==> run G: inputs <==
Design MBF, start of the top module:
module MBF(CLK, RESET, IN_VALID, IN_DATA, X_DATA, Y_DATA, OUT_VALID);
Settings: LEC_CHECK=0, ABC_AREA=0, CAP_MARGIN=40, CORE_MARGIN=5, CORE_UTILIZATION=56, CTS_CLUSTER_DIAMETER=216, GPL_ROUTABILITY_DRIVEN=1, MAX_ROUTING_LAYER=met5, MIN_ROUTING_LAYER=met2, PLACE_DENSITY_LB_ADDON=0.06, SLEW_MARGIN=10; clock period 9.59 ns.
run.sh (not shown) runs the stock make flow with config.mk's settings and CLKGATE_MAP_FILE=.
==> run B (differences from run G) <==
ABC_AREA = not set   (was 0)
CAP_MARGIN = 20   (was 40)
CELL_PAD_IN_SITES_DETAIL_PLACEMENT = 1   (was not set)
CORE_ASPECT_RATIO = 1.85   (was not set)
CORE_MARGIN = 4   (was 5)
CORE_UTILIZATION = 47   (was 56)
CTS_CLUSTER_DIAMETER = not set   (was 216)
GPL_ROUTABILITY_DRIVEN = not set   (was 1)
MAX_ROUTING_LAYER = not set   (was met5)
MIN_ROUTING_LAYER = not set   (was met2)
PLACE_DENSITY_LB_ADDON = not set   (was 0.06)
SETUP_SLACK_MARGIN = 1.56   (was not set)
SLEW_MARGIN = 20   (was 10)
==> flow/constraint.sdc (replaced) <==
create_clock -name core_clock -period 7.53 [get_ports {CLK}]
set_input_delay 1.5060 -clock core_clock [delete_from_list [all_inputs] [get_ports {CLK}]]
set_output_delay 1.5060 -clock core_clock [all_outputs]
set_load 0.01 [all_outputs]
==> run E (differences from run G) <==
ABC_AREA = 1   (was 0)
CAP_MARGIN = 20   (was 40)
CORE_MARGIN = 2   (was 5)
CORE_UTILIZATION = 72   (was 56)
CTS_CLUSTER_DIAMETER = not set   (was 216)
CTS_CLUSTER_SIZE = 77   (was not set)
GPL_ROUTABILITY_DRIVEN = not set   (was 1)
MAX_ROUTING_LAYER = not set   (was met5)
MIN_ROUTING_LAYER = not set   (was met2)
PLACE_DENSITY_LB_ADDON = 0.04   (was 0.06)
SETUP_SLACK_MARGIN = -0.21   (was not set)
SLEW_MARGIN = 20   (was 10)
==> flow/constraint.sdc (replaced) <==
create_clock -name core_clock -period 3.77 [get_ports {CLK}]
set_input_delay 0.7540 -clock core_clock [delete_from_list [all_inputs] [get_ports {CLK}]]
set_output_delay 0.7540 -clock core_clock [all_outputs]
set_load 0.01 [all_outputs]
==> qor summary <==
item	run E	run B	run G
Outcome	complete, but fails checks	finished clean	finished clean
Reasons for failing layout checks	negative setup slack	-	-
Number of global-route vias before repair	30800	27900	38600
Via density per instance	5.83	5.11	7.38
Maximum clock rate	196 MHz	162 MHz	142 MHz
Synth Area in Simple Gates	0.0758	0.0485	0.0485
Number of well taps	696	1072	873
Vias post-DR	28600	23400	31700
Setup crit end	fk_x[11]$_DFF_PP0_	fk_y[11]$_DFF_PP0_	fk_y[11]$_DFF_PP0_
CP max stage delay	0.61 ns	0.57 ns	0.66 ns
Number of logic gates	2348	1994	1994
Number of logic inverters in the finished layout	897	794	794
Initial antenna violation count	4	0	0
Met3 layer wire length in the routed design	10400 µm	1670 µm	38200 µm
Tally of clock buffers in the finished layout	74	61	71
Cell area after placement	0.0428 mm²	0.0398 mm²	0.0395 mm²
Sequential share of cell area	0.263	0.286	0.294
Area of the synthesized netlist per yosys stat	0.0392 mm²	0.0379 mm²	0.0379 mm²
Worst Hold End	Y_DATA[6]$_DFF_PP0_	Y_DATA[6]$_DFF_PP0_	Y_DATA[8]$_DFF_PP0_
Initial drt markers	2579	893	3794
DP Worst Slack	-1.43 ns	0.785 ns	2.79 ns

* * *

==> lagoon <==
==> flow/design.v <==
`timescale 1ns/10ps
module MBF(CLK, RESET, IN_VALID, IN_DATA, X_DATA, Y_DATA, OUT_VALID);
input   CLK;
input   RESET;
input   IN_VALID;
input       [12:0]  IN_DATA;
output  reg [12:0]  X_DATA;
output  reg [12:0]  Y_DATA;
output  reg         OUT_VALID;
reg [5:0] data_cnt;
reg [12:0] s[0:10];
reg [12:0] in_data;
reg [33:0] y_h[0:11];
reg [33:0] y_l[0:11];
wire [17:0] H0, H1, H2, H3, H4, H5, H6, H7, H8, H9, H10, H11;
wire [17:0] L0, L1, L2, L3, L4, L5, L6, L7, L8, L9, L10, L11;
assign H0 = 18'd110592;
assign H1 = 18'd77824;
assign H2 = 18'd20480;
assign H3 = 18'd36864;
assign H4 = 18'd86016;
assign H5 = 18'd69632;
assign H6 = 18'd65536;
assign H7 = 18'd77824;
assign H8 = 18'd45056;
assign H9 = 18'd49152;
assign H10 = 18'd65536;
assign H11 = 18'd126976;
assign L0 = 18'd57344;
assign L1 = 18'd16384;
assign L2 = 18'd12288;
assign L3 = 18'd4096;
assign L4 = 18'd65536;
assign L5 = 18'd57344;
assign L6 = 18'd114688;
assign L7 = 18'd65536;
assign L8 = 18'd126976;
assign L9 = 18'd114688;
assign L10 = 18'd126976;
assign L11 = 18'd69632;
always@(posedge RESET or posedge CLK)
begin
    if (RESET) begin
        in_data <= 13'b0;
        s[0] <= 13'b0;
		s[1] <= 13'b0;
		s[2] <= 13'b0;
		s[3] <= 13'b0;
		s[4] <= 13'b0;
		s[5] <= 13'b0;	
		s[6] <= 13'b0;
		s[7] <= 13'b0;
		s[8] <= 13'b0;
		s[9] <= 13'b0;
		s[10] <= 13'b0;
 		y_h[0] <= 34'b0;
		y_h[1] <= 34'b0;
		y_h[2] <= 34'b0;
		y_h[3] <= 34'b0;
		y_h[4] <= 34'b0;
		y_h[5] <= 34'b0;	
		y_h[6] <= 34'b0;
		y_h[7] <= 34'b0;
		y_h[8] <= 34'b0;
		y_h[9] <= 34'b0;
		y_h[10] <= 34'b0;
		y_h[11] <= 34'b0;
		y_l[0] <= 34'b0;
		y_l[1] <= 34'b0;
		y_l[2] <= 34'b0;
		y_l[3] <= 34'b0;
		y_l[4] <= 34'b0;
		y_l[5] <= 34'b0;	
		y_l[6] <= 34'b0;
		y_l[7] <= 34'b0;
		y_l[8] <= 34'b0;
		y_l[9] <= 34'b0;
		y_l[10] <= 34'b0;
		y_l[11] <= 34'b0;
    end else begin
        in_data <= (IN_VALID) ? IN_DATA : 13'b0;
		s[0] <= in_data;
		s[1] <= s[0];
		s[2] <= s[1];
		s[3] <= s[2];
		s[4] <= s[3];
		s[5] <= s[4];
		s[6] <= s[5];
		s[7] <= s[6];
		s[8] <= s[7];
		s[9] <= s[8];
		s[10] <= s[9];
		y_h[0] <= H0 * in_data;
		y_h[1] <= H1 * s[0];
        y_h[2] <= H2 * s[1];
        y_h[3] <= H3 * s[2];
        y_h[4] <= H4 * s[3];
        y_h[5] <= H5 * s[4];
        y_h[6] <= H6 * s[5];
        y_h[7] <= H7 * s[6];
        y_h[8] <= H8 * s[7];
        y_h[9] <= H9 * s[8];
        y_h[10] <= H10 * s[9];
        y_h[11] <= H11 * s[10];
		y_l[0] <= L0 * in_data;
		y_l[1] <= L1 * s[0];
        y_l[2] <= L2 * s[1];
        y_l[3] <= L3 * s[2];
        y_l[4] <= L4 * s[3];
        y_l[5] <= L5 * s[4];
        y_l[6] <= L6 * s[5];
        y_l[7] <= L7 * s[6];
        y_l[8] <= L8 * s[7];
        y_l[9] <= L9 * s[8];
        y_l[10] <= L10 * s[9];
        y_l[11] <= L11 * s[10];
    end
end
reg [12:0] fk_x;
reg [12:0] fk_y;
always @ (posedge RESET or posedge CLK)
begin
	if (RESET) begin
		X_DATA <= 13'b0;
		Y_DATA <= 13'b0;
		fk_x <= 13'b0;
		fk_y <= 13'b0;
		OUT_VALID <= 1'b0;
	end else begin
		fk_y <= (((y_h[0] + y_h[1] + y_h[2] + y_h[3] + y_h[4] + y_h[5] + y_h[6] + y_h[7] + y_h[8] + y_h[9] + y_h[10] + y_h[11]) >> 20) & 14'd1) ? 
				(((y_h[0] + y_h[1] + y_h[2] + y_h[3] + y_h[4] + y_h[5] + y_h[6] + y_h[7] + y_h[8] + y_h[9] + y_h[10] + y_h[11]) >> 20) + 1'b1) >> 1 :
				((y_h[0] + y_h[1] + y_h[2] + y_h[3] + y_h[4] + y_h[5] + y_h[6] + y_h[7] + y_h[8] + y_h[9] + y_h[10] + y_h[11]) >> 21);
		fk_x <= (((y_l[0] + y_l[1] + y_l[2] + y_l[3] + y_l[4] + y_l[5] + y_l[6] + y_l[7] + y_l[8] + y_l[9] + y_l[10] + y_l[11]) >> 20) & 14'd1) ? 
				(((y_l[0] + y_l[1] + y_l[2] + y_l[3] + y_l[4] + y_l[5] + y_l[6] + y_l[7] + y_l[8] + y_l[9] + y_l[10] + y_l[11]) >> 20) + 1'b1) >> 1 :
				((y_l[0] + y_l[1] + y_l[2] + y_l[3] + y_l[4] + y_l[5] + y_l[6] + y_l[7] + y_l[8] + y_l[9] + y_l[10] + y_l[11]) >> 21);
		X_DATA <= fk_x;
		Y_DATA <= fk_y;
		OUT_VALID <= (fk_x) ? 1'b1 : 1'b0;
	end
end
endmodule
==> flow/run.sh <==
#!/bin/bash
# the make line also repeats each setting of config.mk as NAME=value (left out here)
make -C /OpenROAD-flow-scripts/flow DESIGN_CONFIG=/design/flow/config.mk WORK_HOME=/design/flow/orfs CLKGATE_MAP_FILE= finish
==> flow/config.mk <==
export PLATFORM = sky130hd
export DESIGN_NAME = MBF
export DESIGN_NICKNAME = MBF
export VERILOG_FILES = /design/flow/design.v
export SDC_FILE = /design/flow/constraint.sdc
export NUM_CORES = 4
export LEC_CHECK = 0
export CAP_MARGIN = 20
export CELL_PAD_IN_SITES_DETAIL_PLACEMENT = 0
export CORE_ASPECT_RATIO = 1.85
export CORE_MARGIN = 2
export CORE_UTILIZATION = 65
export PLACE_DENSITY = 0.66
export SETUP_SLACK_MARGIN = 1.56
export SLEW_MARGIN = 20
==> flow/constraint.sdc <==
create_clock -name core_clock -period 7.53 [get_ports {CLK}]
set_input_delay 1.5060 -clock core_clock [delete_from_list [all_inputs] [get_ports {CLK}]]
set_output_delay 1.5060 -clock core_clock [all_outputs]
set_load 0.01 [all_outputs]
==> ember: changes against lagoon <==
Settings changed: ABC_AREA set to 1, CAP_MARGIN 20 to 5, CELL_PAD_IN_SITES_DETAIL_PLACEMENT 0 to not set, CORE_ASPECT_RATIO 1.85 to not set, CORE_UTILIZATION 65 to 58, CTS_CLUSTER_DIAMETER set to 224, MAX_ROUTING_LAYER set to met4, PLACE_DENSITY 0.66 to not set, SETUP_SLACK_MARGIN 1.56 to not set, TNS_END_PERCENT set to 35.
==> flow/constraint.sdc (replaced) <==
create_clock -name core_clock -period 3.97 [get_ports {CLK}]
set_input_delay 0.7940 -clock core_clock [delete_from_list [all_inputs] [get_ports {CLK}]]
set_output_delay 0.7940 -clock core_clock [all_outputs]
set_load 0.01 [all_outputs]
==> zinc: changes against lagoon <==
Settings changed: CELL_PAD_IN_SITES_DETAIL_PLACEMENT 0 to not set, CORE_ASPECT_RATIO 1.85 to not set, CORE_UTILIZATION 65 to 58, PLACE_DENSITY 0.66 to not set, SETUP_SLACK_MARGIN 1.56 to not set, TNS_END_PERCENT set to 35.
==> flow/constraint.sdc (replaced) <==
create_clock -name core_clock -period 5.86 [get_ports {CLK}]
set_input_delay 1.1720 -clock core_clock [delete_from_list [all_inputs] [get_ports {CLK}]]
set_output_delay 1.1720 -clock core_clock [all_outputs]
set_load 0.01 [all_outputs]
==> tundra: changes against lagoon <==
Settings changed: ABC_AREA set to 1, CELL_PAD_IN_SITES_DETAIL_PLACEMENT 0 to not set, CORE_ASPECT_RATIO 1.85 to not set, CORE_UTILIZATION 65 to 72, CTS_CLUSTER_SIZE set to 78, PLACE_DENSITY 0.66 to not set, SETUP_SLACK_MARGIN 1.56 to not set.
==> flow/constraint.sdc (replaced) <==
create_clock -name core_clock -period 3.97 [get_ports {CLK}]
set_input_delay 0.7940 -clock core_clock [delete_from_list [all_inputs] [get_ports {CLK}]]
set_output_delay 0.7940 -clock core_clock [all_outputs]
set_load 0.01 [all_outputs]
==> notes <==
- lagoon completed with no timing, DRC or antenna violations. ember reached the layout checks and failed them: setup timing. zinc produced a layout that fails on setup timing. tundra reached the layout checks and failed them: setup timing.
- In lagoon the clock skew is lower than in zinc, by 12 ps.
- In synthesized area, lagoon and zinc do not differ.
==> figures <==
                                                      lagoon                     ember                    tundra                      zinc
Sequential share of cell area                         28.96%                    26.43%                    26.52%                    28.12%
Die X                                          181.6 microns             263.8 microns             237.2 microns             259.7 microns
Clock buffers created by TritonCTS                        50                        56                        54                        57
Clock buffer count in the final layout                    67                        72                        66                        88
Number of global-route vias before repair              26400                     28650                     31300                     25430
Run status                                    finished clean  finished with violations  finished with violations  finished with violations
Reasons for failing layout checks                          -              setup timing              setup timing              setup timing
Highest Clock Rate                                0.1640 GHz                0.2035 GHz                0.1959 GHz                0.1636 GHz
Vias per Instance                                      5.469                     5.274                     5.905                     5.121
Wire length of the first global-routing pass        147.2 mm                  163.7 mm                  174.2 mm                  144.5 mm
